== v28 ==
Design microprocessor, start of the top module:
module microprocessor(clk, rst, outputPorts, inputPorts, imem_addr, imem_data, dmem_addr, dmem_we, dmem_wdata, dmem_rdata);
make LEC_CHECK=0 ABC_AREA=1 CAP_MARGIN=40 CORE_ASPECT_RATIO=1.26 CORE_MARGIN=2 CORE_UTILIZATION=72 CTS_CLUSTER_DIAMETER=394 CTS_CLUSTER_SIZE=10 HOLD_SLACK_MARGIN=0.29 MAX_ROUTING_LAYER=met4 SETUP_SLACK_MARGIN=0.67 SLEW_MARGIN=20 TNS_END_PERCENT=5 finish   # period 2.42 ns
run.sh (not shown) runs the stock make flow with config.mk's settings and CLKGATE_MAP_FILE=.
As the logs show, v28 stopped at global routing after a tool error, so it never reached the end of the flow.
The following lists how v41 was set up differently from v28:
- clearing HOLD_SLACK_MARGIN, which used to be 0.29
- swapping 72 for 40 in CORE_UTILIZATION
- clearing TNS_END_PERCENT, which used to be 5
- clearing SETUP_SLACK_MARGIN, which used to be 0.67
- clearing CTS_CLUSTER_DIAMETER, which used to be 394
- swapping 40 for 20 in CAP_MARGIN
- clearing CORE_ASPECT_RATIO, which used to be 1.26
- putting GPL_ROUTABILITY_DRIVEN at 0 where nothing was set
- clearing CTS_CLUSTER_SIZE, which used to be 10
- clearing MAX_ROUTING_LAYER, which used to be met4
- swapping 2.42 for 6.0 in the clock period (ns, I/O delays scaled along)
Findings:
v41 completed; timing, DRC and antenna clean
Effective utilization at floorplan was lower in v41 than in v28.
Against v28, v41 reports a post-CTS setup repair buffer count that is lower.
Diff v28 -> v41: die width now sits higher, number of buffers inserted by hold repair at cts decreased by 50 relative to the old numbers.
Side by side, chip height turned out higher in v41 than in v28.
Number of levels in the clock H-tree came out exactly the same in v41 and v28.
v41 — cell row count 24 higher, v28 as reference
Input changes introduced in v45 (baseline for comparison: v41):
- CTS_CLUSTER_DIAMETER now 190, previously not set
- CELL_PAD_IN_SITES_GLOBAL_PLACEMENT now 1, previously not set
- GPL_ROUTABILITY_DRIVEN now 1, was 0
- SETUP_SLACK_MARGIN now 0.7, previously not set
- GPL_TIMING_DRIVEN now 0, previously not set
- MIN_ROUTING_LAYER now met2, previously not set
- MAX_ROUTING_LAYER now met4, previously not set
- SLEW_MARGIN now 25, was 20
==> comparison <==
v41 reached the final stage; the timing, DRC and antenna checks on its layout passed.
FAIL v45 @ global routing: tool exited with error
Looking at HPWL reported at the end of detailed placement across both flows, v45 is the weaker of the two, with v41 ahead.
Between v41 and v45, setup slack after placement is lower for v45, v41 comes in above that.
Taking v41 as the reference, in v45 share of the yosys chip area belonging to registers did not really move; total of cells resized after clock tree synthesis moved up; total of flip-flops plus latches after synthesis flat.
v45 -> v41: number of levels in the clock H-tree delta 0, exact match
The following lists how v55 was set up differently from v45:
- a change of CORE_UTILIZATION from 40 to 70
- an added CTS_CLUSTER_SIZE of 58
- a deleted CTS_CLUSTER_DIAMETER that had been 190
- a change of SETUP_SLACK_MARGIN from 0.7 to 0.73
- a deleted GPL_TIMING_DRIVEN that had been 0
- a change of ABC_AREA from 1 to 0
- a deleted MIN_ROUTING_LAYER that had been met2
- a deleted MAX_ROUTING_LAYER that had been met4
- a deleted CELL_PAD_IN_SITES_GLOBAL_PLACEMENT that had been 1
- a deleted GPL_ROUTABILITY_DRIVEN that had been 1
- a change of SLEW_MARGIN from 25 to 20
- a change of the clock period (ns, I/O delays scaled along) from 6.0 to 2.79
==> results <==
Tool error ODB-0269 stopped v55 during global routing; no final results. Tool error GRT-0116 stopped v45 during global routing; no final results. Delta (v55 minus v45): detailed-placement wirelength estimate has decreased, number of cells after detailed placement moved down, core region area dropped 45%, synthesized area moved down, mean cell area of the mapped netlist went up by 4.5 µm². Compared with v45, v55 shows instance count of the mapped netlist lower by 35%. v55 reports a lower summed standard-cell area reported by yosys than v45 does. On number of port buffers, v55 and v45 are basically level.

---

== zinc ==
microprocessor again, from the RTL that the note above started with.
make LEC_CHECK=0 ABC_AREA=1 CAP_MARGIN=20 CORE_MARGIN=2 CORE_UTILIZATION=72 CTS_CLUSTER_SIZE=58 PLACE_DENSITY_LB_ADDON=0.04 SETUP_SLACK_MARGIN=0.79 SLEW_MARGIN=20 finish   # period 2.79 ns
zinc: it failed during 5_1_grt, and the tool reported ODB-0269.
> inputs changed (zinc -> yarrow)
-- flow/config.mk --
<<< zinc, line 8
export ABC_AREA = 1
>>> yarrow, line 8
<<< zinc, line 11
export CORE_UTILIZATION = 72
export CTS_CLUSTER_SIZE = 58
export PLACE_DENSITY_LB_ADDON = 0.04
export SETUP_SLACK_MARGIN = 0.79
>>> yarrow, line 10
export CORE_UTILIZATION = 40
==> flow/constraint.sdc <==
create_clock -name core_clock -period 4.57 [get_ports {clk}]
set_input_delay 0.9140 -clock core_clock [delete_from_list [all_inputs] [get_ports {clk}]]
set_output_delay 0.9140 -clock core_clock [all_outputs]
set_load 0.01 [all_outputs]
Findings:
Per the final summary, yarrow finished and its layout is clean on timing, DRC and antenna. Compared with zinc, in yarrow overall die height went up by 97 um, post-synth area from yosys stat went down by 2.9%, share of the yosys chip area belonging to registers went up by 1.7 points.
--- input diff yarrow..sierra ---
-- flow/config.mk --
<<< yarrow, line 9
>>> sierra, line 9
export CELL_PAD_IN_SITES_GLOBAL_PLACEMENT = 3
<<< yarrow, line 10
export CORE_UTILIZATION = 40
export SLEW_MARGIN = 20
>>> sierra, line 11
export CORE_UTILIZATION = 54
export CTS_CLUSTER_DIAMETER = 371
export MAX_ROUTING_LAYER = met4
export SLEW_MARGIN = 35
==> flow/constraint.sdc <==
create_clock -name core_clock -period 4.95 [get_ports {clk}]
set_input_delay 0.9900 -clock core_clock [delete_from_list [all_inputs] [get_ports {clk}]]
set_output_delay 0.9900 -clock core_clock [all_outputs]
set_load 0.01 [all_outputs]
- Count of clock-net buffers in the final layout was higher in yarrow than in sierra.
- As of sierra, per-cell routed wire length had risen by a few percent compared to yarrow.
- sierra reports its worst-path cell with the longest stage delay as dfxtp_1 while yarrow reports o41ai_4.
- NOTE cell area after placement yarrow->sierra decreased slightly
- Compared sierra against yarrow; multi-input gate area in the final layout within noise.
- Changes observed in sierra relative to yarrow: first-pass GRT wire length shows a reduction of 1.7%; actual transition at the worst max-transition pin moved down; detailed placement HPWL climbed 4.3%; setup slack higher; portion of total power attributed to the clock network moved up.
- Between yarrow and sierra, the difference in combinational share of power is negligible.
- Share of cell area taken by flip-flops and latches (lower): yarrow
The inputs of maple differ from those of sierra as listed below.
-- flow/config.mk --
<<< sierra, line 8
>>> maple, line 8
export ABC_AREA = 0
<<< sierra, line 9
export CELL_PAD_IN_SITES_GLOBAL_PLACEMENT = 3
>>> maple, line 10
<<< sierra, line 11
export CORE_UTILIZATION = 54
export CTS_CLUSTER_DIAMETER = 371
export MAX_ROUTING_LAYER = met4
export SLEW_MARGIN = 35
>>> maple, line 11
export CORE_UTILIZATION = 70
export CTS_CLUSTER_SIZE = 56
export PLACE_DENSITY_LB_ADDON = 0.0
export SETUP_SLACK_MARGIN = 0.84
export SLEW_MARGIN = 20
==> flow/constraint.sdc <==
create_clock -name core_clock -period 2.87 [get_ports {clk}]
set_input_delay 0.5740 -clock core_clock [delete_from_list [all_inputs] [get_ports {clk}]]
set_output_delay 0.5740 -clock core_clock [all_outputs]
set_load 0.01 [all_outputs]
Notes after the runs:
- Sort maple and sierra by buffers inserted during post-CTS setup optimization asc -> top: sierra
- For count of buffers inserted at the top-level ports, sierra and maple come out practically identical.
- Between maple and sierra, the placement-stage cell area is higher for maple.
- maple did not finish: a tool error stopped it during 5_1_grt.
- In maple, the floorplan utilization came out 16 points above the value in sierra.
- maple vs sierra: area of the placeable core down by more than 10%
- Half-perimeter wire length of the detailed placement result: maple vs sierra down about 2.7%
- Going from sierra to maple, instance count after placement with tap cells included grew slightly.
Here is what was changed in the inputs of juniper compared with maple.
-- flow/config.mk --
<<< maple, line 8
export ABC_AREA = 0
export CAP_MARGIN = 20
>>> juniper, line 8
export ABC_AREA = 1
export CAP_MARGIN = 0
export CELL_PAD_IN_SITES_DETAIL_PLACEMENT = 0
export CORE_ASPECT_RATIO = 0.96
<<< maple, line 12
export CTS_CLUSTER_SIZE = 56
export PLACE_DENSITY_LB_ADDON = 0.0
export SETUP_SLACK_MARGIN = 0.84
>>> juniper, line 14
export CTS_CLUSTER_DIAMETER = 221
export GPL_ROUTABILITY_DRIVEN = 1
export MIN_ROUTING_LAYER = met1
<<< maple, line 16
>>> juniper, line 18
export TNS_END_PERCENT = 75
==> flow/constraint.sdc <==
create_clock -name core_clock -period 2.81 [get_ports {clk}]
set_input_delay 0.5620 -clock core_clock [delete_from_list [all_inputs] [get_ports {clk}]]
set_output_delay 0.5620 -clock core_clock [all_outputs]
set_load 0.01 [all_outputs]
Results
Completing all stages was not enough for juniper: its layout failed the final checks because of setup timing.
juniper against maple: fraction of the mapped netlist area in adder cells held steady; overall die height down about 0.55%; area after synthesis +about 3%; area of the core went up by about 2.6%; multiplexer fraction of the synthesized cell area decreased by 18 points relative to the old numbers.
Summary: sum of net half-perimeters after detailed placement, juniper worse than maple
Against maple, yosys stat chip area in juniper rose by a few percent.

---

microprocessor again, from the RTL that the note above started with.
Design microprocessor, start of the top module:
module microprocessor(clk, rst, outputPorts, inputPorts, imem_addr, imem_data, dmem_addr, dmem_we, dmem_wdata, dmem_rdata);
	parameter BUS_SIZE = 32;
	parameter DIR_SIZE = BUS_SIZE;
	parameter OPC_SIZE = BUS_SIZE; 
	parameter DIR_SIZE_INTERNAL = 5;  
	input clk;
	input rst;
	input [1:0] inputPorts;
	output [7:0] outputPorts;
	output [7:0] imem_addr;
	input [31:0] imem_data;
	output [7:0] dmem_addr;
	output dmem_we;
	output [31:0] dmem_wdata;
	input [31:0] dmem_rdata;
	wire MemaReg;
	wire rst_n;
	wire enWrSram;
	wire [2 : 0] ALUSelector;
	wire enWriteMemory;
	wire branch;
	wire jump;
	wire enablePC;
	wire fteALU;
	wire regDst;
	wire [OPC_SIZE - 1 : 0] opCode;
	wire flagZ;
	wire [1:0] dirSelPC;
	wire [BUS_SIZE - 1 : 0] outMemory;
	wire [BUS_SIZE - 1 : 0] DRB_reg_file;
	wire [BUS_SIZE - 1 : 0] ALU_res;	
	assign rst_n = rst;
	data_path #(.BUS_SIZE(BUS_SIZE), .DIR_SIZE(DIR_SIZE)) myData(
		.opCode(opCode),
		.MemaReg(MemaReg),
		.enWrSram(enWrSram),
  ...
make LEC_CHECK=0 CAP_MARGIN=0 CELL_PAD_IN_SITES_DETAIL_PLACEMENT=0 CORE_ASPECT_RATIO=0.96 CORE_MARGIN=2 CORE_UTILIZATION=66 CTS_CLUSTER_DIAMETER=270 GPL_ROUTABILITY_DRIVEN=1 MIN_ROUTING_LAYER=met1 SETUP_SLACK_MARGIN=-0.16 SLEW_MARGIN=20 TNS_END_PERCENT=75 finish   # period 2.9 ns
The starting point completed, yet does not pass: setup timing.
Next try:
Settings changed: ABC_AREA set to 1, CAP_MARGIN 0 to 20, CELL_PAD_IN_SITES_DETAIL_PLACEMENT 0 to not set, CORE_ASPECT_RATIO 0.96 to not set, CORE_UTILIZATION 66 to 40, CTS_CLUSTER_DIAMETER 270 to not set, MAX_ROUTING_LAYER set to met4, MIN_ROUTING_LAYER met1 to not set, SETUP_SLACK_MARGIN -0.16 to not set, TNS_END_PERCENT 75 to not set.
Clock period 2.9 ns to 6.0 ns, I/O delays scaled along.
After rerunning:
- The changed run completed without violations
- combinational power drops by well over a third
- routed wire length climbs by about a fifth
- power drops by well over a third
- die size climbs by well over a third
- final area drops by a few percent

---

Setup of run A:
microprocessor again, from the RTL that the note above started with.
Design microprocessor, start of the top module:
module microprocessor(clk, rst, outputPorts, inputPorts, imem_addr, imem_data, dmem_addr, dmem_we, dmem_wdata, dmem_rdata);
	parameter BUS_SIZE = 32;
	parameter DIR_SIZE = BUS_SIZE;
	parameter OPC_SIZE = BUS_SIZE; 
	parameter DIR_SIZE_INTERNAL = 5;  
	input clk;
	input rst;
	input [1:0] inputPorts;
	output [7:0] outputPorts;
	output [7:0] imem_addr;
	input [31:0] imem_data;
	output [7:0] dmem_addr;
	output dmem_we;
	output [31:0] dmem_wdata;
	input [31:0] dmem_rdata;
	wire MemaReg;
	wire rst_n;
	wire enWrSram;
	wire [2 : 0] ALUSelector;
	wire enWriteMemory;
	wire branch;
	wire jump;
	wire enablePC;
	wire fteALU;
	wire regDst;
	wire [OPC_SIZE - 1 : 0] opCode;
	wire flagZ;
	wire [1:0] dirSelPC;
	wire [BUS_SIZE - 1 : 0] outMemory;
	wire [BUS_SIZE - 1 : 0] DRB_reg_file;
	wire [BUS_SIZE - 1 : 0] ALU_res;	
	assign rst_n = rst;
	data_path #(.BUS_SIZE(BUS_SIZE), .DIR_SIZE(DIR_SIZE)) myData(
		.opCode(opCode),
		.MemaReg(MemaReg),
		.enWrSram(enWrSram),
		.ALUSelector(ALUSelector),
		.enablePC(enablePC),
		.fteALU(fteALU),
		.clk(clk),
		.rst(rst_n),
		.regDst(regDst),
		.dirSelPC(dirSelPC),
		.flagZ(flagZ),
		.ALU_res_memory(ALU_res),
		.outMemory_memory(outMemory),
		.DRB_reg_file_memory(DRB_reg_file),
		.imem_addr(imem_addr),
		.imem_data(imem_data)
	);
	control_path #(.BUS_SIZE(BUS_SIZE), .DIR_SIZE(DIR_SIZE)) myControl(
		.opCode(opCode[31:26]),
		.functionCode(opCode[5:0]),
		.MemaReg(MemaReg),
		.enWrSram(enWrSram),
		.ALUSelector(ALUSelector),
		.enWriteMemory(enWriteMemory),
		.fteALU(fteALU),
		.enablePC(enablePC),
		.clk(clk),
		.rst(rst_n),
		.regDst(regDst),
		.dirSelPC(dirSelPC),
		.flagZ(flagZ)	
	);
	wire [7:0] dirmemory;
	wire enablePortsController;
	wire enableMemoryController;
  ...
make LEC_CHECK=0 ABC_AREA=1 CAP_MARGIN=30 CELL_PAD_IN_SITES_DETAIL_PLACEMENT=1 CORE_ASPECT_RATIO=1.02 CORE_MARGIN=8 CORE_UTILIZATION=26 CTS_CLUSTER_DIAMETER=270 GPL_ROUTABILITY_DRIVEN=1 MAX_ROUTING_LAYER=met4 MIN_ROUTING_LAYER=met2 PLACE_DENSITY_LB_ADDON=0.05 SLEW_MARGIN=25 TNS_END_PERCENT=25 finish   # period 3.99 ns
Input changes introduced in run B (baseline for comparison: run A):
==> flow/config.mk <==
export PLATFORM = sky130hd
export DESIGN_NAME = microprocessor
export DESIGN_NICKNAME = microprocessor
export VERILOG_FILES = /design/flow/design.v
export SDC_FILE = /design/flow/constraint.sdc
export NUM_CORES = 4
export LEC_CHECK = 0
export ABC_AREA = 1
export CAP_MARGIN = 20
export CORE_MARGIN = 2
export CORE_UTILIZATION = 70
export CTS_CLUSTER_SIZE = 58
export SLEW_MARGIN = 20
==> flow/constraint.sdc <==
create_clock -name core_clock -period 2.79 [get_ports {clk}]
set_input_delay 0.5580 -clock core_clock [delete_from_list [all_inputs] [get_ports {clk}]]
set_output_delay 0.5580 -clock core_clock [all_outputs]
set_load 0.01 [all_outputs]
- Comparing run B and run A, the one run not ending clean was run B.
- Cmp run B and run A / CTS buffer count / higher: run A
- Run B — setup slack 0.34 ns lower, run A as reference
- Per the comparison of run B with run A, part of the cycle the worst path needs up 11 points; post-synthesis to final-layout area growth up 1.4 points; number of diodes down 24; number of non-clock inverters flat; worst hold slack down 0.087 ns.
- Diff run A..run B | total of flip-flops plus latches after synthesis | unchanged
- Run B ended up with a lower global-route wire length before repair than run A did.
- The run showing the smaller sequential share of layout area is run B.
- Storage element area essentially unchanged between run A and run B.
The following lists how run C was set up differently from run B:
==> flow/config.mk <==
export PLATFORM = sky130hd
export DESIGN_NAME = microprocessor
export DESIGN_NICKNAME = microprocessor
export VERILOG_FILES = /design/flow/design.v
export SDC_FILE = /design/flow/constraint.sdc
export NUM_CORES = 4
export LEC_CHECK = 0
export CAP_MARGIN = 20
export CORE_MARGIN = 2
export CORE_UTILIZATION = 65
export SLEW_MARGIN = 20
==> flow/constraint.sdc <==
create_clock -name core_clock -period 2.61 [get_ports {clk}]
set_input_delay 0.5220 -clock core_clock [delete_from_list [all_inputs] [get_ports {clk}]]
set_output_delay 0.5220 -clock core_clock [all_outputs]
set_load 0.01 [all_outputs]
## What came out
- Comparing power for run B and run C, the smaller number came from run B.
- Run C against run B: number of remaining DRC errors held; minimum period implied by the final worst setup slack shows an increase of 0.73 ns; power per standard cell area climbed about 5%.
- Per the comparison of run C with run B, register-to-register slack lost 0.91 ns; number of iterations in the first detailed-routing pass lost 3; clock-cell share of area neither gained nor lost much.
- Run C — slew of the pin with the lowest slew margin 0.26 ns higher, run B as reference
- Status run C: flow complete, layout not clean - negative setup slack
- Final worst-path setup slack, run B and run C, higher one = run B.
- Run C: mean instance size in the synthesized netlist is 4.5 um^2 higher than what run B reported.
diff inputs: run C => run D
-- flow/config.mk --
<<< run C, line 6
export NUM_CORES = 4
export LEC_CHECK = 0
export CAP_MARGIN = 20
export CORE_MARGIN = 2
export CORE_UTILIZATION = 65
export SLEW_MARGIN = 20
>>> run D, line 6
export NUM_CORES = 4
export LEC_CHECK = 0
export ABC_AREA = 1
export CAP_MARGIN = 20
export CORE_MARGIN = 2
export CORE_UTILIZATION = 70
export CTS_CLUSTER_SIZE = 58
export HOLD_SLACK_MARGIN = 0.29
export PLACE_DENSITY_LB_ADDON = 0.27
export SLEW_MARGIN = 20
==> flow/constraint.sdc <==
create_clock -name core_clock -period 2.79 [get_ports {clk}]
set_input_delay 0.5580 -clock core_clock [delete_from_list [all_inputs] [get_ports {clk}]]
set_output_delay 0.5580 -clock core_clock [all_outputs]
set_load 0.01 [all_outputs]
[summary]
- STATUS run=run D STAGES=ALL_DONE FINAL_CHECKS=FAILED CAUSE=negative setup slack
- Looking at routed length on met1 across run D and run C, the one that comes out higher is run D.
- Delta(number of vias per cell, run D - run C) > 0
- Register-to-register slack: run D vs run C up 0.69 ns
- Measured against each other, run D and run C differ in die area, the lower figure coming from run D.
- First-pass iteration count of the detailed router, run D and run C: higher on run D
The inputs of run E differ from those of run D as listed below.
==> flow/config.mk <==
export PLATFORM = sky130hd
export DESIGN_NAME = microprocessor
export DESIGN_NICKNAME = microprocessor
export VERILOG_FILES = /design/flow/design.v
export SDC_FILE = /design/flow/constraint.sdc
export NUM_CORES = 4
export LEC_CHECK = 0
export CAP_MARGIN = 20
export CORE_MARGIN = 2
export CORE_UTILIZATION = 68
export PLACE_DENSITY = 0.66
export SLEW_MARGIN = 20
export TNS_END_PERCENT = 90
==> flow/constraint.sdc <==
create_clock -name core_clock -period 4.87 [get_ports {clk}]
set_input_delay 0.9740 -clock core_clock [delete_from_list [all_inputs] [get_ports {clk}]]
set_output_delay 0.9740 -clock core_clock [all_outputs]
set_load 0.01 [all_outputs]
==> results <==
On share of the synthesized netlist area taken by xor and xnor gates: between run E and run D, it ends up lower for run D. Run E completed end to end with timing, DRC and antenna clean. Delay contributed by the slowest stage of the critical path, run E and run D: larger value in run E. Summary of run E over run D: post-route worst setup slack grew by 0.90 ns, cell area after synthesis shrank by 0.0019 mm^2, non-clock buffer count shrank by 67%, total wire length after detailed routing shrank by about 20%. AND-OR/OR-AND gates as the prevailing logic family in the synthesized netlist was reported by run D, and multiplexers by run E. Run D has lower sequential share of layout area than run E. Looking at relative area of clock buffers and inverters in the final design, run E sits 0.33 points above run D. Summary of run E over run D: first-pass GRT wire length now smaller, share of power burned in registers now larger.
Edits applied to the flow inputs when going from run E to run F:
==> flow/config.mk <==
export PLATFORM = sky130hd
export DESIGN_NAME = microprocessor
export DESIGN_NICKNAME = microprocessor
export VERILOG_FILES = /design/flow/design.v
export SDC_FILE = /design/flow/constraint.sdc
export NUM_CORES = 4
export LEC_CHECK = 0
export CAP_MARGIN = 30
export CELL_PAD_IN_SITES_DETAIL_PLACEMENT = 0
export CORE_ASPECT_RATIO = 0.96
export CORE_MARGIN = 2
export CORE_UTILIZATION = 66
export CTS_CLUSTER_DIAMETER = 270
export GPL_ROUTABILITY_DRIVEN = 1
export MIN_ROUTING_LAYER = met1
export SLEW_MARGIN = 20
export TNS_END_PERCENT = 75
==> flow/constraint.sdc <==
create_clock -name core_clock -period 3.32 [get_ports {clk}]
set_input_delay 0.6640 -clock core_clock [delete_from_list [all_inputs] [get_ports {clk}]]
set_output_delay 0.6640 -clock core_clock [all_outputs]
set_load 0.01 [all_outputs]
[summary]
Finished, but not clean: run F, with negative setup slack.
Run E: no failed stages, no open violations at the end
Compared with run E, in run F clock tree skew after final layout higher; period utilization higher; fraction of the mapped netlist area in adder cells roughly the same; routed via count higher; clock tree buffer count of the final layout lower.
Summary: with run E as the reference, non-clock buffer count in the final layout in run F moved up by more than 100%.
Sum of routed wire length over all layers, run F and run E: smaller value in run E
Run F vs. run E: met1 usage in global routing saw an increase, portion of total power attributed to combinational logic rose 2.5 points, post-route cell area shows an increase of 5.9%, cell count now larger.
Power and IR drop assume default switching activity.
